### flow/run.sh
#!/bin/bash
# the make line also repeats each setting of config.mk as NAME=value (left out here)
make -C /OpenROAD-flow-scripts/flow DESIGN_CONFIG=/design/flow/config.mk WORK_HOME=/design/flow/orfs CLKGATE_MAP_FILE= finish
### flow/config.mk
export PLATFORM = sky130hd
export DESIGN_NAME = CPU_Set
export DESIGN_NICKNAME = CPU_Set
export VERILOG_FILES = /design/flow/design.v
export SDC_FILE = /design/flow/constraint.sdc
export NUM_CORES = 4
export LEC_CHECK = 0
export CAP_MARGIN = 40
export CELL_PAD_IN_SITES_DETAIL_PLACEMENT = 1
export CELL_PAD_IN_SITES_GLOBAL_PLACEMENT = 3
export CORE_MARGIN = 2
export CORE_UTILIZATION = 60
export CTS_CLUSTER_DIAMETER = 86
export CTS_CLUSTER_SIZE = 51
export GPL_TIMING_DRIVEN = 0
export SLEW_MARGIN = 15
### flow/constraint.sdc
create_clock -name core_clock -period 10.0 [get_ports {CLK}]
set_input_delay 2.0000 -clock core_clock [delete_from_list [all_inputs] [get_ports {CLK}]]
set_output_delay 2.0000 -clock core_clock [all_outputs]
set_load 0.01 [all_outputs]
### flow/design.v
`timescale 1ns / 1ps
module CPU_Set(
    input CLK,
	 input reset,
	 input [15:0]camera,
	 input [15:0] move_command,
	 input [15:0] data_out,
	 output reg [23:0] memory_location,
	 output reg [15:0] memory_input,
	 output reg [127:0] display,
	 output reg write_memory
    );
    parameter [14:0] termination_line = 15'd22;
	 parameter [4:0] stall = 5'd0;
    parameter [4:0] store = 5'd1;
    parameter [4:0] add = 5'd2;
    parameter [4:0] sub = 5'd3;
    parameter [4:0] move = 5'd4;
    parameter [4:0] sll = 5'd5;
    parameter [4:0] srl = 5'd6;
    parameter [4:0] load_hi_reg = 5'd7;
    parameter [4:0] load_lo_reg = 5'd8;
    parameter [4:0] jump = 5'd9;
    parameter [4:0] set_servo = 5'd10;
    parameter [4:0] load_cam = 5'd11;
    parameter [4:0] move_buffer = 5'd12;
    parameter [4:0] bne = 5'd13;
    parameter [4:0] beq = 5'd14;
    parameter [4:0] slt = 5'd15;
    parameter [4:0] AND = 5'd16;
    parameter [4:0] OR = 5'd17;
    parameter [4:0] NOT = 5'd18;
    parameter [4:0] load = 5'd19;
    parameter [4:0] loadl = 5'd20;
    parameter [4:0] storel = 5'd21;
    parameter [1:0] phase0 = 2'b00;
    parameter [1:0] phase1 = 2'b01;
    parameter [1:0] phase2 = 2'b10;
    parameter [2:0] reg0 = 3'b000;
    parameter [2:0] reg1 = 3'b001;
    parameter [2:0] reg2 = 3'b010;
    parameter [2:0] reg3 = 3'b011;
    parameter [2:0] reg4 = 3'b100;
    parameter [2:0] reg5 = 3'b101;
    parameter [2:0] reg6 = 3'b110;    
	 reg [15:0] word;
	 reg [14:0] pc_counter;
	 reg [7:0] right_servo;  
	 reg [7:0] left_servo;
	 reg [7:0] hi_part;
	 reg [2:0] reg_to_store;
	 reg [1:0] phase;
	 reg memory_flag;
	 reg memory_ready;
	 reg load_store;  
	 reg [15:0] r0;
	 reg [15:0] r1;
	 reg [15:0] r2;
	 reg [15:0] r3;
	 reg [15:0] r4;
	 reg [15:0] r5;
	 reg [15:0] r6;
	 reg [15:0] r7;
	 reg [15:0] tempA;
	 reg [15:0] tempB;
	 reg [10:0] jump_amount;  
	 always@(posedge CLK)
	 begin 
		if(reset)
		begin
			word <= 16'b0;
			pc_counter <= 15'b0;
			right_servo <= 8'b0;
			left_servo <= 8'b0;
			hi_part <= 8'b0;
			reg_to_store <= 3'b0;
			phase <= 2'b11;
			memory_flag <= 1'b0;
			memory_ready <= 1'b0;
			write_memory <= 1'b0;
			load_store <= 1'b1;
			r0 <= 16'b0;
			r1 <= 16'b0;
			r2 <= 16'b0;
			r3 <= 16'b0;
			r4 <= 16'b0;
			r5 <= 16'b0;
			r6 <= 16'b0;
			r7 <= 16'b0;
			jump_amount <= 11'b0;
			memory_location <= 24'b0;
			memory_input <= 16'b0;
			display <= 128'b0;
		end
		else
		begin
		if(pc_counter > termination_line )
            phase <= phase0;
		else
			phase <= phase + 1'b1;	
        case(phase) 
            phase0:
            begin 
					word <= data_out;
					if(memory_flag)
					begin
					  case(reg_to_store)
							reg0: memory_input <= r0;
							reg1:	memory_input <= r1;
							reg2:	memory_input <= r2;
							reg3:	memory_input <= r3;
							reg4:	memory_input <= r4;
							reg5:	memory_input <= r5;
							reg6:	memory_input <= r6;
							default: memory_input <= r7;
					  endcase	
					  memory_ready <= 1'b1;
					end
					else if(data_out[15:11] == loadl)
					begin
						memory_location <= {16'b0, data_out[7:0]};
						memory_ready <= 1'b1;
						reg_to_store <= data_out[10:8];
						load_store <= 1'b1;
					end
					else if(data_out[15:11] == storel)
					begin
						memory_location <= {16'b0, data_out[7:0]};
						memory_ready <= 1'b1;
						load_store <= 1'b0;
						write_memory <= 1'b1;
						case(data_out[10:8])
							reg0: memory_input <= r0;
							reg1:	memory_input <= r1;
							reg2:	memory_input <= r2;
							reg3:	memory_input <= r3;
							reg4:	memory_input <= r4;
							reg5:	memory_input <= r5;
							reg6:	memory_input <= r6;
							default: memory_input <= r7;
					  endcase	
					end
            end
            phase1:
            begin
                if(memory_flag)
                begin
                  write_memory <= ~(load_store);
						memory_location <= {hi_part,word};
						hi_part <= 1'b0;
						memory_flag <= 1'b0;
                end
                else 
                begin
						case(word[15:11])  
							load:
							begin
								 memory_flag <= 1'b1;
								 load_store <= 1'b1;
								 reg_to_store <= word[10:8];
								 hi_part <= word[7:0];
							end
							store:
							begin
								 memory_flag <= 1'b1;
								 load_store <= 1'b0;
								 reg_to_store <= word[10:8];
								 hi_part <= word[7:0];
							end
							add:
							begin
								 case(word[7:5]) 
									  reg0: tempA = r0; 
									  reg1: tempA = r1; 
									  reg2: tempA = r2; 
									  reg3: tempA = r3; 
									  reg4: tempA = r4; 
									  reg5: tempA = r5; 
									  reg6: tempA = r6; 
									  default: tempA = r7;
								 endcase					
								 case(word[4:2]) 
									  reg0: tempB = r0; 
									  reg1: tempB = r1; 
									  reg2: tempB = r2; 
									  reg3: tempB = r3; 
									  reg4: tempB = r4; 
									  reg5: tempB = r5; 
									  reg6: tempB = r6; 
									  default: tempB = r7;
								 endcase					
								 case(word[10:8]) 
									  reg0: r0 <= tempA + tempB;  
									  reg1: r1 <= tempA + tempB;
									  reg2: r2 <= tempA + tempB;
									  reg3: r3 <= tempA + tempB;
									  reg4: r4 <= tempA + tempB;
									  reg5: r5 <= tempA + tempB;
									  reg6: r6 <= tempA + tempB;
									  default: r7 <= tempA + tempB;
								 endcase					
							end
							sub:
							begin
								 case(word[7:5]) 
									  reg0: tempA = r0; 
									  reg1: tempA = r1; 
									  reg2: tempA = r2; 
									  reg3: tempA = r3; 
									  reg4: tempA = r4; 
									  reg5: tempA = r5; 
									  reg6: tempA = r6; 
									  default: tempA = r7;
								 endcase					
								 case(word[4:2]) 
									  reg0: tempB= r0; 
									  reg1: tempB = r1; 
									  reg2: tempB = r2; 
									  reg3: tempB = r3; 
									  reg4: tempB = r4; 
									  reg5: tempB = r5; 
									  reg6: tempB = r6; 
									  default: tempB = r7;
								 endcase					
								 case(word[10:8]) 
									  reg0: r0 <= tempA - tempB;  
									  reg1: r1 <= tempA - tempB;
									  reg2: r2 <= tempA - tempB;
									  reg3: r3 <= tempA - tempB;
									  reg4: r4 <= tempA - tempB;
									  reg5: r5 <= tempA - tempB;
									  reg6: r6 <= tempA - tempB;
									  default: r7 <= tempA - tempB;
								 endcase
							end
							move:
							begin
								 case(word[7:5]) 
									  reg0: tempA = r0; 
									  reg1: tempA = r1; 
									  reg2: tempA = r2; 
									  reg3: tempA = r3; 
									  reg4: tempA = r4; 
									  reg5: tempA = r5; 
									  reg6: tempA = r6; 
									  default: tempA = r7;
								 endcase					
								 case(word[10:8]) 
									  reg0: r0 <= tempA;
									  reg1: r1 <= tempA;
									  reg2: r2 <= tempA;
									  reg3: r3 <= tempA;
									  reg4: r4 <= tempA;
									  reg5: r5 <= tempA;
									  reg6: r6 <= tempA;
									  default: r7 <= tempA;
								 endcase
							end
							sll:
							begin
								 case(word[7:5]) 
									  reg0: tempA = r0 << word[4:1]; 
									  reg1: tempA = r1 << word[4:1]; 
									  reg2: tempA = r2 << word[4:1]; 
									  reg3: tempA = r3 << word[4:1]; 
									  reg4: tempA = r4 << word[4:1]; 
									  reg5: tempA = r5 << word[4:1]; 
									  reg6: tempA = r6 << word[4:1]; 
									  default: tempA = r7 << word[4:1];
								 endcase					
								 case(word[10:8]) 
									  reg0: r0 <= tempA;
									  reg1: r1 <= tempA;
									  reg2: r2 <= tempA;
									  reg3: r3 <= tempA;
									  reg4: r4 <= tempA;
									  reg5: r5 <= tempA;
									  reg6: r6 <= tempA;
									  default: r7 <= tempA;
								 endcase
							end
							srl:
							begin
								 case(word[7:5]) 
									  reg0: tempA = r0 >> word[4:1]; 
									  reg1: tempA = r1 >> word[4:1]; 
									  reg2: tempA = r2 >> word[4:1]; 
									  reg3: tempA = r3 >> word[4:1]; 
									  reg4: tempA = r4 >> word[4:1]; 
									  reg5: tempA = r5 >> word[4:1]; 
									  reg6: tempA = r6 >> word[4:1]; 
									  default: tempA = r7 >> word[4:1];
								 endcase					
								 case(word[10:8]) 
									  reg0: r0 <= tempA;
									  reg1: r1 <= tempA;
									  reg2: r2 <= tempA;
									  reg3: r3 <= tempA;
									  reg4: r4 <= tempA;
									  reg5: r5 <= tempA;
									  reg6: r6 <= tempA;
									  default: r7 <= tempA;
								 endcase
							end
							load_hi_reg:
							begin
								 case(word[10:8]) 
									  reg0: r0[15:8] <= word[7:0];
									  reg1: r1[15:8] <= word[7:0];
									  reg2: r2[15:8] <= word[7:0];
									  reg3: r3[15:8] <= word[7:0];
									  reg4: r4[15:8] <= word[7:0];
									  reg5: r5[15:8] <= word[7:0];
									  reg6: r6[15:8] <= word[7:0];
									  default: r7[15:8] <= word[7:0];
								 endcase
							end
							load_lo_reg:
							begin
								 case(word[10:8]) 
									  reg0: r0[7:0] <= word[7:0];
									  reg1: r1[7:0] <= word[7:0];
									  reg2: r2[7:0] <= word[7:0];
									  reg3: r3[7:0] <= word[7:0];
									  reg4: r4[7:0] <= word[7:0];
									  reg5: r5[7:0] <= word[7:0];
									  reg6: r6[7:0] <= word[7:0];
									  default: r7[7:0] <= word[7:0];
								 endcase
							end
							jump:
							begin
								 jump_amount <= word[10:0];
							end
							set_servo:
							begin
								 case(word[10:8]) 
									  reg0:
									  begin
											right_servo <= r0[7:0];
											left_servo <= r0[15:8];
									  end
									  reg1:
									  begin
											right_servo <= r1[7:0];
											left_servo <= r1[15:8];
									  end
									  reg2:
									  begin
											right_servo <= r2[7:0];
											left_servo <= r2[15:8];
									  end
									  reg3:
									  begin
											right_servo <= r3[7:0];
											left_servo <= r3[15:8];
									  end
									  reg4:
									  begin
											right_servo <= r4[7:0];
											left_servo <= r4[15:8];
									  end
									  reg5:
									  begin
											right_servo <= r5[7:0];
											left_servo <= r5[15:8];
									  end
									  reg6:
									  begin
											right_servo <= r6[7:0];
											left_servo <= r6[15:8];
									  end
									  default:
									  begin
											right_servo <= r7[7:0];
											left_servo <= r7[15:8];
									  end
								 endcase
							end
							load_cam:
							begin
								 case(word[10:8]) 
									  reg0: r0 <= camera;
									  reg1: r1 <= camera;
									  reg2: r2 <= camera;
									  reg3: r3 <= camera;
									  reg4: r4 <= camera;
									  reg5: r5 <= camera;
									  reg6: r6 <= camera;
									  default: r7 <= camera;
								 endcase
							end
							move_buffer:
							begin
								 case(word[10:8]) 
									  reg0: r0 <= move_command;
									  reg1: r1 <= move_command;
									  reg2: r2 <= move_command;
									  reg3: r3 <= move_command;
									  reg4: r4 <= move_command;
									  reg5: r5 <= move_command;
									  reg6: r6 <= move_command;
									  default: r7 <= move_command;
								 endcase
							end
							bne:
							begin
								 case(word[10:8]) 
									  reg0: tempA = r0; 
									  reg1: tempA = r1; 
									  reg2: tempA = r2; 
									  reg3: tempA = r3; 
									  reg4: tempA = r4; 
									  reg5: tempA = r5; 
									  reg6: tempA = r6; 
									  default: tempA = r7;
								 endcase					
								 case(word[7:5]) 
									  reg0: tempB= r0; 
									  reg1: tempB = r1; 
									  reg2: tempB = r2; 
									  reg3: tempB = r3; 
									  reg4: tempB = r4; 
									  reg5: tempB = r5; 
									  reg6: tempB = r6; 
									  default: tempB = r7;
								 endcase		
								 if(tempA != tempB)
								 begin
									  jump_amount <= {6'b0, word[4:0]};
								 end
								 else
								 begin
									  jump_amount <= 11'b0;
								 end
							end
							beq:
							begin
								 case(word[10:8]) 
									  reg0: tempA = r0; 
									  reg1: tempA = r1; 
									  reg2: tempA = r2; 
									  reg3: tempA = r3; 
									  reg4: tempA = r4; 
									  reg5: tempA = r5; 
									  reg6: tempA = r6; 
									  default: tempA = r7;
								 endcase					
								 case(word[7:5]) 
									  reg0: tempB = r0; 
									  reg1: tempB = r1; 
									  reg2: tempB = r2; 
									  reg3: tempB = r3; 
									  reg4: tempB = r4; 
									  reg5: tempB = r5; 
									  reg6: tempB = r6; 
									  default: tempB = r7;
								 endcase		
								 if(tempA == tempB)
								 begin
									  jump_amount <= {6'b0 , word[4:0]};
								 end
								 else
								 begin
									  jump_amount <= 11'b0;
								 end
							end
							slt:
							begin
								 case(word[7:5]) 
									  reg0: tempA = r0; 
									  reg1: tempA = r1; 
									  reg2: tempA = r2; 
									  reg3: tempA = r3; 
									  reg4: tempA = r4; 
									  reg5: tempA = r5; 
									  reg6: tempA = r6; 
									  default: tempA = r7;
								 endcase					
								 case(word[4:2]) 
									  reg0: tempB = r0; 
									  reg1: tempB = r1; 
									  reg2: tempB = r2; 
									  reg3: tempB = r3; 
									  reg4: tempB = r4; 
									  reg5: tempB = r5; 
									  reg6: tempB = r6; 
									  default: tempB = r7;
								 endcase		
								 case(word[10:8]) 
									  reg0: r0 <= tempA < tempB;
									  reg1: r1 <= tempA < tempB;
									  reg2: r2 <= tempA < tempB;
									  reg3: r3 <= tempA < tempB;
									  reg4: r4 <= tempA < tempB;
									  reg5: r5 <= tempA < tempB;
									  reg6: r6 <= tempA < tempB;
									  default: r7 <= tempA < tempB;
								 endcase
							end
							AND:
							begin
								 case(word[7:5]) 
									  reg0: tempA = r0; 
									  reg1: tempA = r1; 
									  reg2: tempA = r2; 
									  reg3: tempA = r3; 
									  reg4: tempA = r4; 
									  reg5: tempA = r5; 
									  reg6: tempA = r6; 
									  default: tempA = r7;
								 endcase					
								 case(word[4:2]) 
									  reg0: tempB = r0; 
									  reg1: tempB = r1; 
									  reg2: tempB = r2; 
									  reg3: tempB = r3; 
									  reg4: tempB = r4; 
									  reg5: tempB = r5; 
									  reg6: tempB = r6; 
									  default: tempB = r7;
								 endcase		
								 case(word[10:8]) 
									  reg0: r0 <= tempA & tempB;
									  reg1: r1 <= tempA & tempB;
									  reg2: r2 <= tempA & tempB;
									  reg3: r3 <= tempA & tempB;
									  reg4: r4 <= tempA & tempB;
									  reg5: r5 <= tempA & tempB;
									  reg6: r6 <= tempA & tempB;
									  default: r7 <= tempA & tempB;
								 endcase
							end
							OR:
							begin
								 case(word[7:5]) 
									  reg0: tempA = r0; 
									  reg1: tempA = r1; 
									  reg2: tempA = r2; 
									  reg3: tempA = r3; 
									  reg4: tempA = r4; 
									  reg5: tempA = r5; 
									  reg6: tempA = r6; 
									  default: tempA = r7;
								 endcase					
								 case(word[4:2]) 
									  reg0: tempB = r0; 
									  reg1: tempB = r1; 
									  reg2: tempB = r2; 
									  reg3: tempB = r3; 
									  reg4: tempB = r4; 
									  reg5: tempB = r5; 
									  reg6: tempB = r6; 
									  default: tempB = r7;
								 endcase		
								 case(word[10:8]) 
									  reg0: r0 <= tempA | tempB;
									  reg1: r1 <= tempA | tempB;
									  reg2: r2 <= tempA | tempB;
									  reg3: r3 <= tempA | tempB;
									  reg4: r4 <= tempA | tempB;
									  reg5: r5 <= tempA | tempB;
									  reg6: r6 <= tempA | tempB;
									  default: r7 <= tempA | tempB;
								 endcase
							end
							NOT:
							begin
								 case(word[7:5]) 
									  reg0: tempA = r0; 
									  reg1: tempA = r1; 
									  reg2: tempA = r2; 
									  reg3: tempA = r3; 
									  reg4: tempA = r4; 
									  reg5: tempA = r5; 
									  reg6: tempA = r6; 
									  default: tempA = r7;
								 endcase
								 case(word[10:8]) 
									  reg0: r0 <= ~(tempA);
									  reg1: r1 <= ~(tempA);
									  reg2: r2 <= ~(tempA);
									  reg3: r3 <= ~(tempA);
									  reg4: r4 <= ~(tempA);
									  reg5: r5 <= ~(tempA);
									  reg6: r6 <= ~(tempA);
									  default: r7 <= ~(tempA);
								 endcase
							end
							storel:
							begin
								write_memory <= 1'b0;
							end
							default:
							begin
							end
						endcase
               end
            end
            phase2:
				begin
					write_memory <= 1'b0;
					if (memory_ready && load_store)
					begin
						memory_ready <= 1'b0;
						case(reg_to_store)
							reg0: r0 <= data_out;
							reg1:	r1 <= data_out;
							reg2:	r2 <= data_out;
							reg3:	r3 <= data_out;
							reg4:	r4 <= data_out;
							reg5:	r5 <= data_out;
							reg6:	r6 <= data_out;
							default: r7 <= data_out;
						endcase
					end
					if(jump_amount > 1'b0)
					begin
						if(jump_amount[0] == 1'b1)
						begin
							memory_location <= {9'b0,pc_counter - jump_amount[10:1]};
							pc_counter <= pc_counter - jump_amount[10:1];
						end
						else
						begin
							memory_location <= {9'b0,pc_counter + jump_amount[10:1]};
							pc_counter <= pc_counter + jump_amount[10:1];
						end
						jump_amount <= 11'b0;
					end
					else
					begin
						memory_location <= {9'b0,pc_counter + 1'b1};
						pc_counter <= pc_counter + 1'b1;
					end
				end
            default:  
            begin
					display <= {r7,r6,r5,r4,r3,r2,r1,r0};
            end				
        endcase
	 end
		end
endmodule
==> out/qor.log, run 1 <==
INFO  run_status     outcome=stopped before the end
INFO  run_status     flow.stopped_at=global placement without I/O
INFO  run_status     error_line=[ERROR GPL-0301] Utilization 133.979 % exceeds 100%.
INFO  logic_synthesis register_area_share_after_synthesis=25.44%
INFO  logic_synthesis async_flop_share=0%
INFO  logic_synthesis xor_xnor_share_of_the_synthesized_area=1.599%
INFO  logic_synthesis mappedNetlistArea=27,940squm
INFO  logic_synthesis logic_family=AND-OR/OR-AND gates
INFO  logic_synthesis top_cell_type_by_instance_count_after_synthesis=sky130_fd_sc_hd__nor2_1
INFO  logic_synthesis yosys.area_share.simple=20.46%
INFO  logic_synthesis synth.area.mux_share=15.61%
INFO  logic_synthesis avgSynthCellArea=7.739squm
INFO  die            die_x=219.8um
INFO  logic_synthesis yosys_area=27,940squm
INFO  die            std_cell_rows=79
INFO  logic_synthesis synth.cellmix.compoundShare=26.92%
INFO  logic_synthesis top_cells_by_area=sky130_fd_sc_hd__dfxtp_1 25%, sky130_fd_sc_hd__mux2i_1 8.6%, sky130_fd_sc_hd__nor2_1 5.5%
INFO  die            floorplan.die.height=219.8um
INFO  die            fp-utilization=60.39%
INFO  logic_synthesis top_cell_area_share=25.44%
INFO  logic_synthesis adder_and_majority_cell_fraction_of_the_synthesized_area=3.216%
INFO  logic_synthesis top_cells_by_count=412 x sky130_fd_sc_hd__nor2_1, 355 x sky130_fd_sc_hd__dfxtp_1, 281 x sky130_fd_sc_hd__clkbuf_1
INFO  logic_synthesis yosys.area.top_type=sky130_fd_sc_hd__dfxtp_1
INFO  die            total_die_area=48,300squm
INFO  logic_synthesis post_synth_inst_count=3,610
INFO  logic_synthesis synth_warnings=1
INFO  logic_synthesis synth.ff_latch_count=355
INFO  logic_synthesis ys.flop_type=sky130_fd_sc_hd__dfxtp_1
INFO  logic_synthesis synth-edff-count=0
INFO  die            core_area=46,260squm
INFO  logic_synthesis fp_nets=3,730
INFO  logic_synthesis ys_cells=3,610
INFO  logic_synthesis ys_types=97
==> run 2, diff against run 1 <==
Settings changed: ABC_AREA set to 1, CAP_MARGIN 40 to 20, CELL_PAD_IN_SITES_DETAIL_PLACEMENT 1 to 2, CELL_PAD_IN_SITES_GLOBAL_PLACEMENT 3 to unset, CORE_UTILIZATION 60 to 38, CTS_CLUSTER_DIAMETER 86 to 112, CTS_CLUSTER_SIZE 51 to 37, GPL_ROUTABILITY_DRIVEN set to 0, GPL_TIMING_DRIVEN 0 to 1, MAX_ROUTING_LAYER set to met4, PLACE_DENSITY_LB_ADDON set to 0.25, SETUP_SLACK_MARGIN set to 0.46, SLEW_MARGIN 15 to 20.
Clock period 10.0 ns to 6.59 ns, I/O delays scaled along.
==> run 2 against run 1 <==
The flow stops in detailed placement. Synthesized cell count is 11% higher. Synthesized area is 9.2% lower. Die area is 43% higher.
==> out/qor.log, run 2 <==
INFO  logic_synthesis top_cells_by_count=795 x sky130_fd_sc_hd__nand2_1, 521 x sky130_fd_sc_hd__inv_1, 419 x sky130_fd_sc_hd__a21oi_1 [was 412 x sky130_fd_sc_hd__nor2_1, 355 x sky130_fd_sc_hd__dfxtp_1, 281 x sky130_fd_sc_hd__clkbuf_1]
INFO  die            floorplan.die.height=262.4um [was 219.8 um]
INFO  logic_synthesis synth.cellmix.compoundShare=30.06% [was 26.92%]
INFO  logic_synthesis yosys_area=25,370squm [was 27,940 sq um]
INFO  logic_synthesis top_cells_by_area=sky130_fd_sc_hd__dfxtp_1 28%, sky130_fd_sc_hd__nand2_1 12%, sky130_fd_sc_hd__a21oi_1 8.3% [was sky130_fd_sc_hd__dfxtp_1 25%, sky130_fd_sc_hd__mux2i_1 8.6%, sky130_fd_sc_hd__nor2_1 5.5%]
INFO  logic_synthesis synth_warnings=1 [unchanged]
INFO  logic_synthesis synth-edff-count=0 [unchanged]
INFO  logic_synthesis top_cell_area_share=28.02% [was 25.44%]
INFO  die            core_area=65,980squm [was 46,260 sq um]
INFO  run_status     outcome=stopped before the end [unchanged]
INFO  logic_synthesis synth.ff_latch_count=355 [unchanged]
INFO  logic_synthesis adder_and_majority_cell_fraction_of_the_synthesized_area=3.541% [was 3.216%]
INFO  logic_synthesis avgSynthCellArea=6.335squm [was 7.739 sq um]
INFO  die            std_cell_rows=94 [was 79]
INFO  logic_synthesis ys.flop_type=sky130_fd_sc_hd__dfxtp_1 [unchanged]
INFO  logic_synthesis xor_xnor_share_of_the_synthesized_area=1.416% [was 1.599%]
INFO  logic_synthesis register_area_share_after_synthesis=28.02% [was 25.44%]
INFO  logic_synthesis top_cell_type_by_instance_count_after_synthesis=sky130_fd_sc_hd__nand2_1 [was sky130_fd_sc_hd__nor2_1]
INFO  logic_synthesis ys_types=63 [was 97]
INFO  logic_synthesis fp_nets=4,124 [was 3,730]
INFO  logic_synthesis mappedNetlistArea=25,370squm [was 27,940 sq um]
INFO  logic_synthesis yosys.area.top_type=sky130_fd_sc_hd__dfxtp_1 [unchanged]
INFO  logic_synthesis async_flop_share=0% [unchanged]
INFO  die            fp-utilization=38.45% [was 60.39%]
INFO  die            die_x=262.4um [was 219.8 um]
INFO  logic_synthesis yosys.area_share.simple=24.97% [was 20.46%]
INFO  die            total_die_area=68,840squm [was 48,300 sq um]
INFO  placement      place.port_buffers=218
INFO  logic_synthesis post_synth_inst_count=4,004 [was 3,610]
INFO  logic_synthesis logic_family=AND-OR/OR-AND gates [unchanged]
INFO  logic_synthesis synth.area.mux_share=0% [was 15.61%]
INFO  die            floorplan.io_pins=219
INFO  run_status     error_line=[ERROR DPL-0033] detailed placement checks failed during check placement. [was [ERROR GPL-0301] Utilization 133.979 % exceeds 100%.]
INFO  logic_synthesis ys_cells=4,004 [was 3,610]
INFO  run_status     flow.stopped_at=detailed placement [was global placement without I/O]
## run 2: through the flow
stage	hold WS, ps	cells
floorplan	457.1	4004
global placement	455.7	4899
==> run 3, diff against run 2 <==
Settings changed: CELL_PAD_IN_SITES_DETAIL_PLACEMENT 2 to unset, CORE_UTILIZATION 38 to 68, CTS_CLUSTER_DIAMETER 112 to 392, CTS_CLUSTER_SIZE 37 to 98, GPL_ROUTABILITY_DRIVEN 0 to unset, GPL_TIMING_DRIVEN 1 to unset, MAX_ROUTING_LAYER met4 to unset, PLACE_DENSITY_LB_ADDON 0.25 to unset, SETUP_SLACK_MARGIN 0.46 to unset.
Clock period 6.59 ns to 2.39 ns, I/O delays scaled along.
==> run 3 against run 2 <==
The flow again stops in detailed placement. Synthesized area is the same. Synthesized cell count unchanged. Die area down 44%.
==> out/qor.log, run 3 <==
INFO  logic_synthesis yosys_area=25,370squm [unchanged]
INFO  die            core_area=36,700squm [was 65,980 sq um]
INFO  run_status     error_line=[ERROR DPL-0033] detailed placement checks failed during check placement. [unchanged]
INFO  die            die_x=197.1um [was 262.4 um]
INFO  logic_synthesis avgSynthCellArea=6.335squm [unchanged]
INFO  logic_synthesis register_area_share_after_synthesis=28.02% [unchanged]
INFO  die            floorplan.io_pins=219 [unchanged]
INFO  logic_synthesis ys_cells=4,004 [unchanged]
INFO  die            std_cell_rows=70 [was 94]
INFO  logic_synthesis ys_types=63 [unchanged]
INFO  logic_synthesis mappedNetlistArea=25,370squm [unchanged]
INFO  logic_synthesis yosys.area.top_type=sky130_fd_sc_hd__dfxtp_1 [unchanged]
INFO  logic_synthesis synth.area.mux_share=0% [unchanged]
INFO  die            floorplan.die.height=197.1um [was 262.4 um]
INFO  logic_synthesis post_synth_inst_count=4,004 [unchanged]
INFO  logic_synthesis yosys.area_share.simple=24.97% [unchanged]
INFO  logic_synthesis adder_and_majority_cell_fraction_of_the_synthesized_area=3.541% [unchanged]
INFO  die            fp-utilization=69.12% [was 38.45%]
INFO  logic_synthesis top_cell_type_by_instance_count_after_synthesis=sky130_fd_sc_hd__nand2_1 [unchanged]
INFO  logic_synthesis synth.cellmix.compoundShare=30.06% [unchanged]
INFO  logic_synthesis synth_warnings=1 [unchanged]
INFO  logic_synthesis xor_xnor_share_of_the_synthesized_area=1.416% [unchanged]
INFO  logic_synthesis top_cells_by_area=sky130_fd_sc_hd__dfxtp_1 28%, sky130_fd_sc_hd__nand2_1 12%, sky130_fd_sc_hd__a21oi_1 8.3% [unchanged]
INFO  logic_synthesis ys.flop_type=sky130_fd_sc_hd__dfxtp_1 [unchanged]
INFO  logic_synthesis top_cell_area_share=28.02% [unchanged]
INFO  logic_synthesis synth.ff_latch_count=355 [unchanged]
INFO  run_status     flow.stopped_at=detailed placement [unchanged]
INFO  run_status     outcome=stopped before the end [unchanged]
INFO  logic_synthesis async_flop_share=0% [unchanged]
INFO  logic_synthesis fp_nets=4,124 [unchanged]
INFO  logic_synthesis synth-edff-count=0 [unchanged]
INFO  logic_synthesis logic_family=AND-OR/OR-AND gates [unchanged]
INFO  logic_synthesis top_cells_by_count=795 x sky130_fd_sc_hd__nand2_1, 521 x sky130_fd_sc_hd__inv_1, 419 x sky130_fd_sc_hd__a21oi_1 [unchanged]
INFO  placement      place.port_buffers=218 [unchanged]
INFO  placement      globalplace.congestion=1.553
INFO  die            total_die_area=38,860squm [was 68,840 sq um]
==> run 4, diff against run 3 <==
Settings changed: ABC_AREA 1 to unset, CORE_UTILIZATION 68 to 40, CTS_CLUSTER_DIAMETER 392 to unset, CTS_CLUSTER_SIZE 98 to unset.
Clock period 2.39 ns to 6.77 ns, I/O delays scaled along.
==> run 4 against run 3 <==
Now clean on timing, DRC and antenna. Synthesized area rose by 10%. Synthesized cell count fell by 9.8%. Die area rose by 85%.
==> out/qor.log, run 4 <==
INFO  pwr            share_comb_of_total_power=60.4%
INFO  logic_synthesis fp_nets=3,730 [was 4,124]
INFO  sta            max-slew-margin-rel=15.06%
INFO  detailed_routing ant_nets=0
INFO  setup_path     cpLargestDelayFamily=AND-OR/OR-AND gates
INFO  setup_path     endpoint_kind=flip-flop
INFO  global_route   grt_pass1_vias=29,120
INFO  logic_synthesis ys.flop_type=sky130_fd_sc_hd__dfxtp_1 [unchanged]
INFO  sta            tightestPinTransition=1261ps
INFO  detailed_routing route.detailed.wl_per_inst=34.80um
INFO  placement      place.port_buffers=218 [unchanged]
INFO  detailed_routing detail_route.wirelength=160.0mm
INFO  logic_synthesis avgSynthCellArea=7.739squm [was 6.335 sq um]
INFO  detailed_routing drt_drc_violations_left=0
INFO  hold_path      hold-path-cell-count=2
INFO  global_route   grt_usage=43.15%
INFO  cts            clk_pin_slew_worst_paths=60ps
INFO  logic_synthesis synth.cellmix.compoundShare=26.92% [was 30.06%]
INFO  logic_synthesis top_cells_by_area=sky130_fd_sc_hd__dfxtp_1 25%, sky130_fd_sc_hd__mux2i_1 8.6%, sky130_fd_sc_hd__nor2_1 5.5% [was sky130_fd_sc_hd__dfxtp_1 28%, sky130_fd_sc_hd__nand2_1 12%, sky130_fd_sc_hd__a21oi_1 8.3%]
INFO  detailed_routing first_pass_iters=7
INFO  sta            report.final.hold_viol_count=0
INFO  sta            final.setup.tns=0ps
INFO  detailed_routing via_count=32,300
INFO  flow_run       cap_viol_max_count=0
INFO  cts            h-tree-depth=2
INFO  logic_synthesis ys_cells=3,610 [was 4,004]
INFO  cts            root_buffer=sky130_fd_sc_hd__clkbuf_16
INFO  pwr            powerComb=9.94mW
INFO  sta            fmax=0.1725GHz
INFO  die            std_cell_rows=96 [was 70]
INFO  hold_path      min_to=memory_location[8]
INFO  sta            skew=33.47ps
INFO  cts            cts_post_setup_buffers_inserted=0
INFO  logic_synthesis adder_and_majority_cell_fraction_of_the_synthesized_area=3.216% [was 3.541%]
INFO  final_layout   instances_no_fill=4,598
INFO  logic_synthesis yosys.area_share.simple=20.46% [was 24.97%]
INFO  setup_path     worst_path_slowest_cell=sky130_fd_sc_hd__nor2b_1
INFO  logic_synthesis top_cells_by_count=412 x sky130_fd_sc_hd__nor2_1, 355 x sky130_fd_sc_hd__dfxtp_1, 281 x sky130_fd_sc_hd__clkbuf_1 [was 795 x sky130_fd_sc_hd__nand2_1, 521 x sky130_fd_sc_hd__inv_1, 419 x sky130_fd_sc_hd__a21oi_1]
INFO  setup_path     r2r_slack=970ps
INFO  cts            tritoncts=built
INFO  global_route   grt_max_degree=123
INFO  logic_synthesis synth-edff-count=0 [unchanged]
INFO  logic_synthesis ys_types=97 [was 63]
INFO  setup_path     timing.critical_path.from_type=flip-flop
INFO  sta            final.period_utilization=85.61%
INFO  sta            post-route-min-period=5796ps
INFO  cts            cts_hold_buffers=0
INFO  logic_synthesis synth.area.mux_share=15.61% [was 0%]
INFO  setup_path     timing_worst_setup_path_type=flip-flop to flip-flop
INFO  setup_path     timing.critical_path.slowest_cell_delay=890ps
INFO  setup_path     crit_path_cell_trace=nor2b_1 -> a221oi_1 -> a21oi_1 -> ha_1 -> a21oi_1 -> o21bai_1 -> a21oi_1 -> a21oi_1 -> a221o_1 -> a221o_1 -> o221ai_2 -> o21ai_0
INFO  final_layout   layout.nets=3,754
INFO  cts            ctsLongestPathBuffers=3
INFO  pwr            power_leakage=11.44nW
INFO  final_layout   postLayoutCellArea=32,380squm
INFO  pwr            power_per_cell_area=508.6nW/um^2
INFO  detailed_routing drt-initial-drc-count=5,644
INFO  logic_synthesis yosys.area.top_type=sky130_fd_sc_hd__dfxtp_1 [unchanged]
INFO  die            core_area=68,830squm [was 36,700 sq um]
INFO  logic_synthesis top_cell_type_by_instance_count_after_synthesis=sky130_fd_sc_hd__nor2_1 [was sky130_fd_sc_hd__nand2_1]
INFO  setup_path     worst_r2r_path_depth=12
INFO  placement      dpl_wire_length=114.6mm
INFO  setup_path     critical_path.startpoint=word[6]
INFO  detailed_routing routed_via_density=7.025
INFO  run_status     outcome=no timing/DRC/antenna violations [was stopped before the end]
INFO  setup_path     critical_path.most_common_cell=sky130_fd_sc_hd__a21oi_1
INFO  pwr            clk-power=2.22mW
INFO  hold_path      hold_path.startpoint=memory_location[8]
INFO  flow_run       openroad.warnings=69
INFO  pwr            dominant_power_group=combinational cells
INFO  placement      numPlacedInstances=4,521
INFO  logic_synthesis register_area_share_after_synthesis=25.44% [was 28.02%]
INFO  die            floorplan.io_pins=219 [unchanged]
INFO  global_route   grt_antenna_before_repair=9
INFO  pwr            switching_power=9.157mW
INFO  pwr            powerSeq=4.31mW
INFO  die            total_die_area=71,970squm [was 38,860 sq um]
INFO  logic_synthesis synth_warnings=1 [unchanged]
INFO  logic_synthesis synth.ff_latch_count=355 [unchanged]
INFO  pwr            ir_worst_vdd=0.3318mV
INFO  logic_synthesis yosys_area=27,940squm [was 25,370 sq um]
INFO  setup_path     path_depth=12
INFO  setup_path     regToRegStartpoint=word[6]
INFO  sta            maxSlewViolCount=0
INFO  pwr            design_power_total=16.47mW
INFO  logic_synthesis xor_xnor_share_of_the_synthesized_area=1.599% [was 1.416%]
INFO  logic_synthesis async_flop_share=0% [unchanged]
INFO  global_route   global_route.overflow_total=0
INFO  cts            post_cts.resized_instances=0
INFO  setup_path     crit_arrival=6220ps
INFO  cts            cts_sinks=355
INFO  sta            setup_repair_after_global_routing_missed_its_margin=false
INFO  logic_synthesis logic_family=AND-OR/OR-AND gates [unchanged]
INFO  setup_path     setup.worst_path.end=r6[7]
INFO  final_layout   area_growth_syn_to_layout=15.89%
INFO  die            die_x=268.3um [was 197.1 um]
INFO  pwr            switching_share=55.60%
INFO  sta            tightest_hold_margin=450.5ps
INFO  placement      placed_cell_area=31,010squm
INFO  placement      globalplace.congestion=1.114 [was 1.553]
INFO  die            floorplan.die.height=268.3um [was 197.1 um]
INFO  setup_path     required=7200ps
INFO  logic_synthesis top_cell_area_share=25.44% [was 28.02%]
INFO  setup_path     crit_fanout=32
INFO  pwr            power_report.internal_total=7.311mW
INFO  sta            setup_viol=0
INFO  setup_path     rr_endpoint=r6[7]
INFO  hold_path      hp-class=flip-flop to flip-flop
INFO  global_route   grt_first_pass_wirelength=222.3mm
INFO  logic_synthesis post_synth_inst_count=3,610 [was 4,004]
INFO  setup_path     critPathBufInv=0
INFO  logic_synthesis mappedNetlistArea=27,940squm [was 25,370 sq um]
INFO  cts            insertion_delay=600ps
INFO  pwr            clkPwrFrac=13.5%
INFO  cts            number_of_clock_buffers_inserted_by_tritoncts=40
INFO  die            fp-utilization=40.59% [was 69.12%]
INFO  pwr            seq_power_share=26.2%
-- run 4: area by class of cell --
type / count / area, sq um
antenna: 7 / 17.52
clock buffer: 54 / 1114
clock inverter: 14 / 202.7
fill: 6858 / 36450
inverter: 89 / 336.6
multi-input combinational: 2772 / 19000
sequential: 355 / 7129
tap: 931 / 1165
timing repair buffer: 376 / 3410
-- run 4: per-layer routing --
metal | global-route usage, % | routed length [um] | up-vias | part of all wire (%)
li1 | - | - | 13510 | -
met1 | 55.40 | 60310 | 15410 | 38
met2 | 59.82 | 62710 | 2642 | 39
met3 | 12.72 | 21020 | 736 | 13
met4 | 34.38 | 15970 | 4 | 10
met5 | 0 | 30 | - | 0.019
-- run 4: through the flow --
step | setup slack [ps] | utilization (%)
detailed placement | 1279 | 45.06
floorplan | 1772 | -
finish | 973.9 | 47.04
CTS | 1277 | 46.97
global route | 926.0 | 47.02
global placement | 1336 | 45.06
==> run 5, diff against run 4 <==
Settings changed: ABC_AREA set to 1, CELL_PAD_IN_SITES_DETAIL_PLACEMENT set to 0, CORE_ASPECT_RATIO set to 1.35, CORE_UTILIZATION 40 to 44, CTS_CLUSTER_DIAMETER set to 112, CTS_CLUSTER_SIZE set to 60, GPL_ROUTABILITY_DRIVEN set to 1, GPL_TIMING_DRIVEN set to 1, MAX_ROUTING_LAYER set to met5, MIN_ROUTING_LAYER set to met2, PLACE_DENSITY_LB_ADDON set to 0.06, SETUP_SLACK_MARGIN set to 0.46, SLEW_MARGIN 20 to 40, TNS_END_PERCENT set to 50.
Clock period 6.77 ns to 6.59 ns, I/O delays scaled along.
==> run 5 against run 4 <==
The run now fails in global routing. Synthesized area is 9.2% lower. Synthesized cell count up 11%. Die area decreased by 17%.
==> out/qor.log, run 5 <==
INFO  die            std_cell_rows=102 [was 96]
INFO  logic_synthesis synth.cellmix.compoundShare=30.06% [was 26.92%]
INFO  logic_synthesis register_area_share_after_synthesis=28.02% [was 25.44%]
INFO  cts            cts_post_setup_buffers_inserted=0 [unchanged]
INFO  logic_synthesis synth.area.mux_share=0% [was 15.61%]
INFO  placement      detailedPlace.worstSlack=1066ps [was 1279 ps]
INFO  logic_synthesis xor_xnor_share_of_the_synthesized_area=1.416% [was 1.599%]
INFO  cts            ctsLongestPathBuffers=3 [unchanged]
INFO  placement      globalplace.congestion=1.296 [was 1.114]
INFO  placement      place.port_buffers=218 [unchanged]
INFO  cts            post_cts.resized_instances=0 [unchanged]
INFO  logic_synthesis mappedNetlistArea=25,370squm [was 27,940 sq um]
INFO  logic_synthesis yosys_area=25,370squm [was 27,940 sq um]
INFO  cts            cts_sinks=355 [unchanged]
INFO  logic_synthesis yosys.area_share.simple=24.97% [was 20.46%]
INFO  die            die_x=210.7um [was 268.3 um]
INFO  logic_synthesis logic_family=AND-OR/OR-AND gates [unchanged]
INFO  global_route   global_route.overflow_total=153
INFO  logic_synthesis synth.ff_latch_count=355 [unchanged]
INFO  logic_synthesis adder_and_majority_cell_fraction_of_the_synthesized_area=3.541% [was 3.216%]
INFO  cts            h-tree-depth=1 [was 2]
INFO  logic_synthesis ys_cells=4,004 [was 3,610]
INFO  logic_synthesis ys.flop_type=sky130_fd_sc_hd__dfxtp_1 [unchanged]
INFO  die            floorplan.die.height=283.0um [was 268.3 um]
INFO  die            core_area=57,170squm [was 68,830 sq um]
INFO  logic_synthesis fp_nets=4,124 [was 3,730]
INFO  die            floorplan.io_pins=219 [unchanged]
INFO  logic_synthesis top_cells_by_count=795 x sky130_fd_sc_hd__nand2_1, 521 x sky130_fd_sc_hd__inv_1, 419 x sky130_fd_sc_hd__a21oi_1 [was 412 x sky130_fd_sc_hd__nor2_1, 355 x sky130_fd_sc_hd__dfxtp_1, 281 x sky130_fd_sc_hd__clkbuf_1]
INFO  run_status     flow.stopped_at=global routing
INFO  logic_synthesis top_cell_type_by_instance_count_after_synthesis=sky130_fd_sc_hd__nand2_1 [was sky130_fd_sc_hd__nor2_1]
INFO  placement      dpl_wire_length=119.9mm [was 114.6 mm]
INFO  cts            number_of_clock_buffers_inserted_by_tritoncts=12 [was 40]
INFO  global_route   grt_usage=82.36%
INFO  logic_synthesis post_synth_inst_count=4,004 [was 3,610]
INFO  logic_synthesis avgSynthCellArea=6.335squm [was 7.739 sq um]
INFO  logic_synthesis top_cell_area_share=28.02% [was 25.44%]
INFO  logic_synthesis synth-edff-count=0 [unchanged]
INFO  run_status     outcome=stopped before the end [was no timing/DRC/antenna violations]
INFO  cts            root_buffer=sky130_fd_sc_hd__clkbuf_16 [unchanged]
INFO  logic_synthesis top_cells_by_area=sky130_fd_sc_hd__dfxtp_1 28%, sky130_fd_sc_hd__nand2_1 12%, sky130_fd_sc_hd__a21oi_1 8.3% [was sky130_fd_sc_hd__dfxtp_1 25%, sky130_fd_sc_hd__mux2i_1 8.6%, sky130_fd_sc_hd__nor2_1 5.5%]
INFO  logic_synthesis yosys.area.top_type=sky130_fd_sc_hd__dfxtp_1 [unchanged]
INFO  die            total_die_area=59,610squm [was 71,970 sq um]
INFO  die            fp-utilization=44.37% [was 40.59%]
INFO  logic_synthesis ys_types=63 [was 97]
INFO  logic_synthesis synth_warnings=1 [unchanged]
INFO  cts            cts_hold_buffers=0 [unchanged]
INFO  logic_synthesis async_flop_share=0% [unchanged]
INFO  run_status     error_line=[ERROR GRT-0116] Global routing finished with congestion. Check the congestion regions in the DRC Viewer.
-- run 5: per-stage QoR --
stage	area (sq um)	hold slack [ps]	total power [mW]	std cells
after floorplan	25370	457.1	9.759	4004
after global placement	28090	452.6	14.34	4794
after detailed placement	28150	459.7	14.41	4796
after CTS	28600	483.3	15.61	4816
-- run 5: per-layer routing --
metal | track usage, % | GRT overflow
met5 | 57.39 | 27
met4 | 67.45 | 11
met3 | 88.49 | 105
met2 | 87.29 | 10
met1 | - | -
==> run 6, diff against run 5 <==
Settings changed: CAP_MARGIN 20 to 5, CELL_PAD_IN_SITES_DETAIL_PLACEMENT 0 to unset, CORE_ASPECT_RATIO 1.35 to 0.68, CORE_UTILIZATION 44 to 72, CTS_CLUSTER_DIAMETER 112 to 238, CTS_CLUSTER_SIZE 60 to 99, GPL_ROUTABILITY_DRIVEN 1 to unset, GPL_TIMING_DRIVEN 1 to unset, HOLD_SLACK_MARGIN set to -0.09, MAX_ROUTING_LAYER met5 to unset, MIN_ROUTING_LAYER met2 to unset, PLACE_DENSITY set to 0.62, PLACE_DENSITY_LB_ADDON 0.06 to unset, SETUP_SLACK_MARGIN 0.46 to 1.44, SLEW_MARGIN 40 to 20, TNS_END_PERCENT 50 to 5.
Clock period 6.59 ns to 5.53 ns, I/O delays scaled along.
==> run 6 against run 5 <==
The flow again stops in global routing. Synthesized cell count unchanged. Die area down 38%. Synthesized area unchanged.
==> out/qor.log, run 6 <==
INFO  die            fp-utilization=73.29% [was 44.37%]
INFO  cts            number_of_clock_buffers_inserted_by_tritoncts=7 [was 12]
INFO  cts            root_buffer=sky130_fd_sc_hd__clkbuf_16 [unchanged]
INFO  logic_synthesis register_area_share_after_synthesis=28.02% [unchanged]
INFO  logic_synthesis synth.area.mux_share=0% [unchanged]
INFO  logic_synthesis synth.ff_latch_count=355 [unchanged]
INFO  logic_synthesis yosys.area_share.simple=24.97% [unchanged]
INFO  logic_synthesis synth_warnings=1 [unchanged]
INFO  logic_synthesis mappedNetlistArea=25,370squm [unchanged]
INFO  die            floorplan.io_pins=219 [unchanged]
INFO  cts            h-tree-depth=1 [unchanged]
INFO  cts            ctsLongestPathBuffers=3 [unchanged]
INFO  cts            cts_sinks=355 [unchanged]
INFO  logic_synthesis top_cell_area_share=28.02% [unchanged]
INFO  logic_synthesis ys_cells=4,004 [unchanged]
INFO  die            die_x=231.6um [was 210.7 um]
INFO  die            floorplan.die.height=158.8um [was 283.0 um]
INFO  placement      numPlacedInstances=4,505 [was 4,796]
INFO  logic_synthesis post_synth_inst_count=4,004 [unchanged]
INFO  die            total_die_area=36,780squm [was 59,610 sq um]
INFO  logic_synthesis yosys.area.top_type=sky130_fd_sc_hd__dfxtp_1 [unchanged]
INFO  placement      globalplace.congestion=1.543 [was 1.296]
INFO  logic_synthesis top_cell_type_by_instance_count_after_synthesis=sky130_fd_sc_hd__nand2_1 [unchanged]
INFO  cts            cts_hold_buffers=0 [unchanged]
INFO  placement      dpl_wire_length=96.25mm [was 119.9 mm]
INFO  global_route   grt_usage=80.01%
INFO  logic_synthesis async_flop_share=0% [unchanged]
INFO  run_status     flow.stopped_at=global routing [unchanged]
INFO  global_route   global_route.overflow_total=7
INFO  logic_synthesis ys_types=63 [unchanged]
INFO  logic_synthesis xor_xnor_share_of_the_synthesized_area=1.416% [unchanged]
INFO  logic_synthesis fp_nets=4,124 [unchanged]
INFO  logic_synthesis logic_family=AND-OR/OR-AND gates [unchanged]
INFO  die            std_cell_rows=56 [was 102]
INFO  placement      place.port_buffers=218 [unchanged]
INFO  logic_synthesis ys.flop_type=sky130_fd_sc_hd__dfxtp_1 [unchanged]
INFO  logic_synthesis yosys_area=25,370squm [unchanged]
INFO  logic_synthesis avgSynthCellArea=6.335squm [unchanged]
INFO  logic_synthesis top_cells_by_area=sky130_fd_sc_hd__dfxtp_1 28%, sky130_fd_sc_hd__nand2_1 12%, sky130_fd_sc_hd__a21oi_1 8.3% [unchanged]
INFO  logic_synthesis synth.cellmix.compoundShare=30.06% [unchanged]
INFO  run_status     error_line=[ERROR GRT-0116] Global routing finished with congestion. Check the congestion regions in the DRC Viewer. [unchanged]
INFO  run_status     outcome=stopped before the end [unchanged]
INFO  logic_synthesis top_cells_by_count=795 x sky130_fd_sc_hd__nand2_1, 521 x sky130_fd_sc_hd__inv_1, 419 x sky130_fd_sc_hd__a21oi_1 [unchanged]
INFO  die            core_area=34,610squm [was 57,170 sq um]
INFO  logic_synthesis adder_and_majority_cell_fraction_of_the_synthesized_area=3.541% [unchanged]
INFO  logic_synthesis synth-edff-count=0 [unchanged]
-- run 6: routing by layer --
layer | track usage (%) | GRT overflow
met5 | 45.24 | 0
met4 | 64.71 | 0
met3 | 75.11 | 3
met2 | 89.15 | 3
met1 | 84.30 | 1
-- run 6: per-stage QoR --
| step | area, sq um | worst slack (ps) | power [mW] |
|---|---|---|---|
| CTS | 28530 | 1414 | 17.84 |
| floorplan | 25370 | 1481 | 11.63 |
| global placement | 27540 | 796.3 | 15.81 |
| detailed placement | 27540 | 497.5 | 16.26 |
-- run 6: what timing repair did --
item	in CTS
setup endpoints to repair	132
resized	114
setup buffers	45
pin swaps	20
gates cloned	1
==> run 7, diff against run 6 <==
Settings changed: CAP_MARGIN 5 to 20, CORE_ASPECT_RATIO 0.68 to 0.93, CTS_CLUSTER_DIAMETER 238 to 392, CTS_CLUSTER_SIZE 99 to 98, HOLD_SLACK_MARGIN -0.09 to unset, PLACE_DENSITY 0.62 to 0.39, SETUP_SLACK_MARGIN 1.44 to 0.55.
Clock period 5.53 ns to 2.39 ns, I/O delays scaled along.
==> run 7 against run 6 <==
The run fails in detailed placement. Die area barely moved. Synthesized cell count did not move. Synthesized area did not move.
==> out/qor.log, run 7 <==
INFO  logic_synthesis async_flop_share=0% [unchanged]
INFO  run_status     flow.stopped_at=detailed placement [was global routing]
INFO  logic_synthesis post_synth_inst_count=4,004 [unchanged]
INFO  logic_synthesis yosys_area=25,370squm [unchanged]
INFO  logic_synthesis synth.cellmix.compoundShare=30.06% [unchanged]
INFO  logic_synthesis yosys.area_share.simple=24.97% [unchanged]
INFO  placement      globalplace.congestion=1.554 [was 1.543]
INFO  logic_synthesis ys.flop_type=sky130_fd_sc_hd__dfxtp_1 [unchanged]
INFO  placement      place.port_buffers=218 [unchanged]
INFO  logic_synthesis top_cells_by_count=795 x sky130_fd_sc_hd__nand2_1, 521 x sky130_fd_sc_hd__inv_1, 419 x sky130_fd_sc_hd__a21oi_1 [unchanged]
INFO  logic_synthesis synth.area.mux_share=0% [unchanged]
INFO  logic_synthesis adder_and_majority_cell_fraction_of_the_synthesized_area=3.541% [unchanged]
INFO  die            total_die_area=36,750squm [was 36,780 sq um]
INFO  logic_synthesis register_area_share_after_synthesis=28.02% [unchanged]
INFO  die            floorplan.die.height=185.0um [was 158.8 um]
INFO  logic_synthesis ys_types=63 [unchanged]
INFO  run_status     outcome=stopped before the end [unchanged]
INFO  logic_synthesis yosys.area.top_type=sky130_fd_sc_hd__dfxtp_1 [unchanged]
INFO  logic_synthesis avgSynthCellArea=6.335squm [unchanged]
INFO  logic_synthesis ys_cells=4,004 [unchanged]
INFO  die            die_x=198.6um [was 231.6 um]
INFO  logic_synthesis synth.ff_latch_count=355 [unchanged]
INFO  logic_synthesis top_cell_type_by_instance_count_after_synthesis=sky130_fd_sc_hd__nand2_1 [unchanged]
INFO  logic_synthesis xor_xnor_share_of_the_synthesized_area=1.416% [unchanged]
INFO  run_status     error_line=[ERROR DPL-0033] detailed placement checks failed during check placement. [was [ERROR GRT-0116] Global routing finished with congestion. Check the congestion regions in the DRC Viewer.]
INFO  die            core_area=34,850squm [was 34,610 sq um]
INFO  logic_synthesis fp_nets=4,124 [unchanged]
INFO  logic_synthesis synth-edff-count=0 [unchanged]
INFO  die            floorplan.io_pins=219 [unchanged]
INFO  die            std_cell_rows=66 [was 56]
INFO  logic_synthesis synth_warnings=1 [unchanged]
INFO  logic_synthesis logic_family=AND-OR/OR-AND gates [unchanged]
INFO  die            fp-utilization=72.79% [was 73.29%]
INFO  logic_synthesis mappedNetlistArea=25,370squm [unchanged]
INFO  logic_synthesis top_cell_area_share=28.02% [unchanged]
INFO  logic_synthesis top_cells_by_area=sky130_fd_sc_hd__dfxtp_1 28%, sky130_fd_sc_hd__nand2_1 12%, sky130_fd_sc_hd__a21oi_1 8.3% [unchanged]
-- run 7: through the flow --
stage | hold slack, ps | area (sq um) | power, mW | setup TNS [ps] | instances
after floorplan | 457.5 | 25540 | 27.16 | -131970 | 4004
after global placement | 452.9 | 34430 | 44.88 | -193050 | 5378
==> run 8, diff against run 7 <==
Settings changed: CORE_ASPECT_RATIO 0.93 to 1.33, CTS_CLUSTER_DIAMETER 392 to 393, PLACE_DENSITY 0.39 to 0.4, SETUP_SLACK_MARGIN 0.55 to unset, TNS_END_PERCENT 5 to 10.
Clock period 2.39 ns to 3.96 ns, I/O delays scaled along.
==> run 8 against run 7 <==
The run fails in global routing. Synthesized area did not move. Synthesized cell count unchanged. Die area about the same.
==> out/qor.log, run 8 <==
INFO  die            fp-utilization=72.70% [was 72.79%]
INFO  logic_synthesis synth-edff-count=0 [unchanged]
INFO  logic_synthesis top_cell_type_by_instance_count_after_synthesis=sky130_fd_sc_hd__nand2_1 [unchanged]
INFO  logic_synthesis yosys.area.top_type=sky130_fd_sc_hd__dfxtp_1 [unchanged]
INFO  run_status     flow.stopped_at=global routing [was detailed placement]
INFO  logic_synthesis adder_and_majority_cell_fraction_of_the_synthesized_area=3.541% [unchanged]
INFO  cts            cts_hold_buffers=0
INFO  cts            h-tree-depth=1
INFO  die            floorplan.die.height=220.5um [was 185.0 um]
INFO  logic_synthesis yosys.area_share.simple=24.97% [unchanged]
INFO  global_route   grt_usage=80.93%
INFO  cts            number_of_clock_buffers_inserted_by_tritoncts=7
INFO  placement      place.port_buffers=218 [unchanged]
INFO  global_route   global_route.overflow_total=412
INFO  logic_synthesis mappedNetlistArea=25,370squm [unchanged]
INFO  logic_synthesis synth_warnings=1 [unchanged]
INFO  logic_synthesis ys.flop_type=sky130_fd_sc_hd__dfxtp_1 [unchanged]
INFO  placement      detailedPlace.worstSlack=-248.3ps
INFO  logic_synthesis post_synth_inst_count=4,004 [unchanged]
INFO  die            die_x=166.8um [was 198.6 um]
INFO  logic_synthesis top_cells_by_count=795 x sky130_fd_sc_hd__nand2_1, 521 x sky130_fd_sc_hd__inv_1, 419 x sky130_fd_sc_hd__a21oi_1 [unchanged]
INFO  run_status     outcome=stopped before the end [unchanged]
INFO  logic_synthesis yosys_area=25,370squm [unchanged]
INFO  logic_synthesis logic_family=AND-OR/OR-AND gates [unchanged]
INFO  placement      dpl_wire_length=99.15mm
INFO  die            floorplan.io_pins=219 [unchanged]
INFO  cts            cts_sinks=355
INFO  logic_synthesis async_flop_share=0% [unchanged]
INFO  logic_synthesis synth.cellmix.compoundShare=30.06% [unchanged]
INFO  run_status     error_line=[ERROR GRT-0116] Global routing finished with congestion. Check the congestion regions in the DRC Viewer. [was [ERROR DPL-0033] detailed placement checks failed during check placement.]
INFO  placement      globalplace.congestion=1.519 [was 1.554]
INFO  logic_synthesis fp_nets=4,124 [unchanged]
INFO  cts            ctsLongestPathBuffers=3
INFO  logic_synthesis synth.area.mux_share=0% [unchanged]
INFO  die            core_area=34,890squm [was 34,850 sq um]
INFO  logic_synthesis synth.ff_latch_count=355 [unchanged]
INFO  placement      numPlacedInstances=4,785
INFO  cts            root_buffer=sky130_fd_sc_hd__clkbuf_16
INFO  logic_synthesis top_cell_area_share=28.02% [unchanged]
INFO  die            total_die_area=36,760squm [was 36,750 sq um]
INFO  logic_synthesis ys_cells=4,004 [unchanged]
INFO  die            std_cell_rows=79 [was 66]
INFO  logic_synthesis register_area_share_after_synthesis=28.02% [unchanged]
INFO  logic_synthesis top_cells_by_area=sky130_fd_sc_hd__dfxtp_1 28%, sky130_fd_sc_hd__nand2_1 12%, sky130_fd_sc_hd__a21oi_1 8.3% [unchanged]
INFO  logic_synthesis ys_types=63 [unchanged]
INFO  logic_synthesis avgSynthCellArea=6.335squm [unchanged]
INFO  logic_synthesis xor_xnor_share_of_the_synthesized_area=1.416% [unchanged]
==> run 8: stage by stage <==
step	hold slack (ps)	cell area (sq um)	utilization [%]
2_1_floorplan	457.1	25380	-
3_3_place_gp	453.6	29830	85.48
3_5_place_dp	459.9	29830	85.48
4_1_cts	488.7	30220	86.60
==> run 8: timing repair <==
action | 4_1_cts
buffers inserted | 3
pin swaps | 7
gates resized | 52
endpoints found under the setup margin | 75
==> run 8: metal layers <==
layer	overflow	GRT usage [%]
met1	11	80.31
met3	18	66.43
met2	207	97.26
met5	7	38.74
met4	169	80.92
==> run 9, diff against run 8 <==
Settings changed: ABC_AREA 1 to unset, CAP_MARGIN 20 to 35, CORE_ASPECT_RATIO 1.33 to unset, CORE_UTILIZATION 72 to 64, CTS_CLUSTER_DIAMETER 393 to unset, CTS_CLUSTER_SIZE 98 to unset, GPL_ROUTABILITY_DRIVEN set to 1, GPL_TIMING_DRIVEN set to 0, PLACE_DENSITY 0.4 to 0.64, SETUP_SLACK_MARGIN set to 0.88.
Clock period 3.96 ns to 4.3 ns, I/O delays scaled along.
==> run 9 against run 8 <==
The flow again stops in global routing. Die area rose by 23%. Synthesized area is 10% higher. Synthesized cell count shrank 9.8%.
==> out/qor.log, run 9 <==
INFO  die            std_cell_rows=76 [was 79]
INFO  logic_synthesis avgSynthCellArea=7.739squm [was 6.335 sq um]
INFO  logic_synthesis ys.flop_type=sky130_fd_sc_hd__dfxtp_1 [unchanged]
INFO  placement      dpl_wire_length=112.5mm [was 99.15 mm]
INFO  logic_synthesis top_cell_area_share=25.44% [was 28.02%]
INFO  die            core_area=43,080squm [was 34,890 sq um]
INFO  die            fp-utilization=64.85% [was 72.70%]
INFO  run_status     flow.stopped_at=global routing [unchanged]
INFO  logic_synthesis yosys_area=27,940squm [was 25,370 sq um]
INFO  logic_synthesis adder_and_majority_cell_fraction_of_the_synthesized_area=3.216% [was 3.541%]
INFO  logic_synthesis mappedNetlistArea=27,940squm [was 25,370 sq um]
INFO  placement      globalplace.congestion=1.490 [was 1.519]
INFO  logic_synthesis top_cells_by_count=412 x sky130_fd_sc_hd__nor2_1, 355 x sky130_fd_sc_hd__dfxtp_1, 281 x sky130_fd_sc_hd__clkbuf_1 [was 795 x sky130_fd_sc_hd__nand2_1, 521 x sky130_fd_sc_hd__inv_1, 419 x sky130_fd_sc_hd__a21oi_1]
INFO  logic_synthesis yosys.area_share.simple=20.46% [was 24.97%]
INFO  logic_synthesis post_synth_inst_count=3,610 [was 4,004]
INFO  logic_synthesis synth-edff-count=0 [unchanged]
INFO  logic_synthesis synth.ff_latch_count=355 [unchanged]
INFO  logic_synthesis yosys.area.top_type=sky130_fd_sc_hd__dfxtp_1 [unchanged]
INFO  placement      place.port_buffers=216 [was 218]
INFO  die            total_die_area=45,340squm [was 36,760 sq um]
INFO  run_status     outcome=stopped before the end [unchanged]
INFO  die            die_x=212.9um [was 166.8 um]
INFO  global_route   global_route.overflow_total=291
INFO  logic_synthesis ys_types=97 [was 63]
INFO  die            floorplan.io_pins=219 [unchanged]
INFO  cts            number_of_clock_buffers_inserted_by_tritoncts=37 [was 7]
INFO  cts            cts_hold_buffers=0 [unchanged]
INFO  logic_synthesis xor_xnor_share_of_the_synthesized_area=1.599% [was 1.416%]
INFO  logic_synthesis ys_cells=3,610 [was 4,004]
INFO  logic_synthesis synth.area.mux_share=15.61% [was 0%]
INFO  logic_synthesis top_cells_by_area=sky130_fd_sc_hd__dfxtp_1 25%, sky130_fd_sc_hd__mux2i_1 8.6%, sky130_fd_sc_hd__nor2_1 5.5% [was sky130_fd_sc_hd__dfxtp_1 28%, sky130_fd_sc_hd__nand2_1 12%, sky130_fd_sc_hd__a21oi_1 8.3%]
INFO  cts            h-tree-depth=2 [was 1]
INFO  logic_synthesis synth_warnings=1 [unchanged]
INFO  cts            root_buffer=sky130_fd_sc_hd__clkbuf_16 [unchanged]
INFO  logic_synthesis logic_family=AND-OR/OR-AND gates [unchanged]
INFO  logic_synthesis top_cell_type_by_instance_count_after_synthesis=sky130_fd_sc_hd__nor2_1 [was sky130_fd_sc_hd__nand2_1]
INFO  global_route   grt_usage=80.78%
INFO  run_status     error_line=[ERROR GRT-0116] Global routing finished with congestion. Check the congestion regions in the DRC Viewer. [unchanged]
INFO  die            floorplan.die.height=212.9um [was 220.5 um]
INFO  cts            ctsLongestPathBuffers=3 [unchanged]
INFO  logic_synthesis fp_nets=3,730 [was 4,124]
INFO  logic_synthesis register_area_share_after_synthesis=25.44% [was 28.02%]
INFO  cts            cts_sinks=355 [unchanged]
INFO  logic_synthesis async_flop_share=0% [unchanged]
INFO  logic_synthesis synth.cellmix.compoundShare=26.92% [was 30.06%]
run 9: through the flow:
step | setup slack, ps | total power [mW] | cells | instance area (sq um) | setup TNS, ps
2_1_floorplan | 40.55 | 14.65 | 3610 | 28300 | 0
3_3_place_gp | -2722 | 20.57 | 4411 | 31190 | -246240
3_5_place_dp | -1798 | 21.23 | 4433 | 31490 | -162130
4_1_cts | -291.2 | 25.94 | 4559 | 34540 | -14870
run 9: timing repair:
item	4_1_cts
resized	306
buffers inserted	63
pin swaps	68
endpoints found under the setup margin	171
gates cloned	0
run 9: routing by layer:
metal  overflow  GRT usage, %
met5          5         48.94
met4         96         75.50
met3         38         70.60
met2        123         92.74
met1         29         82.00
==> run 10, diff against run 9 <==
Settings changed: CAP_MARGIN 35 to 20, CORE_UTILIZATION 64 to 58, CTS_CLUSTER_SIZE set to 62, GPL_ROUTABILITY_DRIVEN 1 to unset, GPL_TIMING_DRIVEN 0 to unset, PLACE_DENSITY 0.64 to unset, SETUP_SLACK_MARGIN 0.88 to 0.55, TNS_END_PERCENT 10 to unset.
Clock period 4.3 ns to 4.56 ns, I/O delays scaled along.
==> run 10 against run 9 <==
Synthesized cell count stayed put. Die area rose by 10%. The flow again stops in global routing. Synthesized area stayed put.
==> out/qor.log, run 10 <==
INFO  run_status     outcome=stopped before the end [unchanged]
INFO  run_status     flow.stopped_at=global routing [unchanged]
INFO  run_status     error_line=[ERROR GRT-0232] Routing congestion too high. Check the congestion heatmap in the GUI. [was [ERROR GRT-0116] Global routing finished with congestion. Check the congestion regions in the DRC Viewer.]
INFO  logic_synthesis yosys.area.top_type=sky130_fd_sc_hd__dfxtp_1 [unchanged]
INFO  logic_synthesis synth.ff_latch_count=355 [unchanged]
INFO  logic_synthesis async_flop_share=0% [unchanged]
INFO  cts            number_of_clock_buffers_inserted_by_tritoncts=39 [was 37]
INFO  logic_synthesis synth_warnings=1 [unchanged]
INFO  cts            cts_sinks=355 [unchanged]
INFO  placement      place.port_buffers=218 [was 216]
INFO  logic_synthesis top_cells_by_count=412 x sky130_fd_sc_hd__nor2_1, 355 x sky130_fd_sc_hd__dfxtp_1, 281 x sky130_fd_sc_hd__clkbuf_1 [unchanged]
INFO  logic_synthesis avgSynthCellArea=7.739squm [unchanged]
INFO  logic_synthesis synth-edff-count=0 [unchanged]
INFO  die            total_die_area=49,940squm [was 45,340 sq um]
INFO  logic_synthesis xor_xnor_share_of_the_synthesized_area=1.599% [unchanged]
INFO  logic_synthesis top_cells_by_area=sky130_fd_sc_hd__dfxtp_1 25%, sky130_fd_sc_hd__mux2i_1 8.6%, sky130_fd_sc_hd__nor2_1 5.5% [unchanged]
INFO  die            fp-utilization=58.63% [was 64.85%]
INFO  logic_synthesis ys.flop_type=sky130_fd_sc_hd__dfxtp_1 [unchanged]
INFO  logic_synthesis synth.cellmix.compoundShare=26.92% [unchanged]
INFO  logic_synthesis yosys_area=27,940squm [unchanged]
INFO  logic_synthesis logic_family=AND-OR/OR-AND gates [unchanged]
INFO  placement      detailedPlace.worstSlack=-1.403ps [was -1798 ps]
INFO  die            std_cell_rows=80 [was 76]
INFO  logic_synthesis register_area_share_after_synthesis=25.44% [unchanged]
INFO  logic_synthesis ys_types=97 [unchanged]
INFO  placement      dpl_wire_length=118.4mm [was 112.5 mm]
INFO  logic_synthesis ys_cells=3,610 [unchanged]
INFO  logic_synthesis yosys.area_share.simple=20.46% [unchanged]
INFO  logic_synthesis fp_nets=3,730 [unchanged]
INFO  logic_synthesis top_cell_area_share=25.44% [unchanged]
INFO  placement      globalplace.congestion=1.283 [was 1.490]
INFO  cts            root_buffer=sky130_fd_sc_hd__clkbuf_16 [unchanged]
INFO  global_route   grt_usage=68.90%
INFO  die            floorplan.io_pins=219 [unchanged]
INFO  logic_synthesis post_synth_inst_count=3,610 [unchanged]
INFO  logic_synthesis top_cell_type_by_instance_count_after_synthesis=sky130_fd_sc_hd__nor2_1 [unchanged]
INFO  cts            ctsLongestPathBuffers=3 [unchanged]
INFO  die            floorplan.die.height=223.5um [was 212.9 um]
INFO  logic_synthesis synth.area.mux_share=15.61% [unchanged]
INFO  die            die_x=223.5um [was 212.9 um]
INFO  logic_synthesis mappedNetlistArea=27,940squm [unchanged]
INFO  global_route   global_route.overflow_total=9
INFO  die            core_area=47,650squm [was 43,080 sq um]
INFO  cts            h-tree-depth=2 [unchanged]
INFO  logic_synthesis adder_and_majority_cell_fraction_of_the_synthesized_area=3.216% [unchanged]
==> run 10: repair_timing <==
| item | in CTS |
|---|---|
| endpoints found under the setup margin | 126 |
| resized | 122 |
| pin swaps | 55 |
| setup buffers | 55 |
| gates cloned | 3 |
| hold buffers | 0 |
==> run 10: per-layer routing <==
| metal | global-route usage (%) | GRT overflow |
|---|---|---|
| met1 | 70.82 | 2 |
| met2 | 85.89 | 3 |
| met3 | 53.04 | 0 |
| met4 | 64.41 | 4 |
| met5 | 19.16 | 0 |
==> run 10: stage by stage <==
step	utilization [%]	cells	TNS, ps	power [mW]	instance area (sq um)
2_1_floorplan	-	3610	0	13.84	28330
3_3_place_gp	68.30	4424	0	20.99	32540
3_5_place_dp	68.31	4425	-1.403	21.25	32550
4_1_cts	73.22	4552	0	25.33	34890
No activity file was given, so power comes from the tool's default toggle rates.
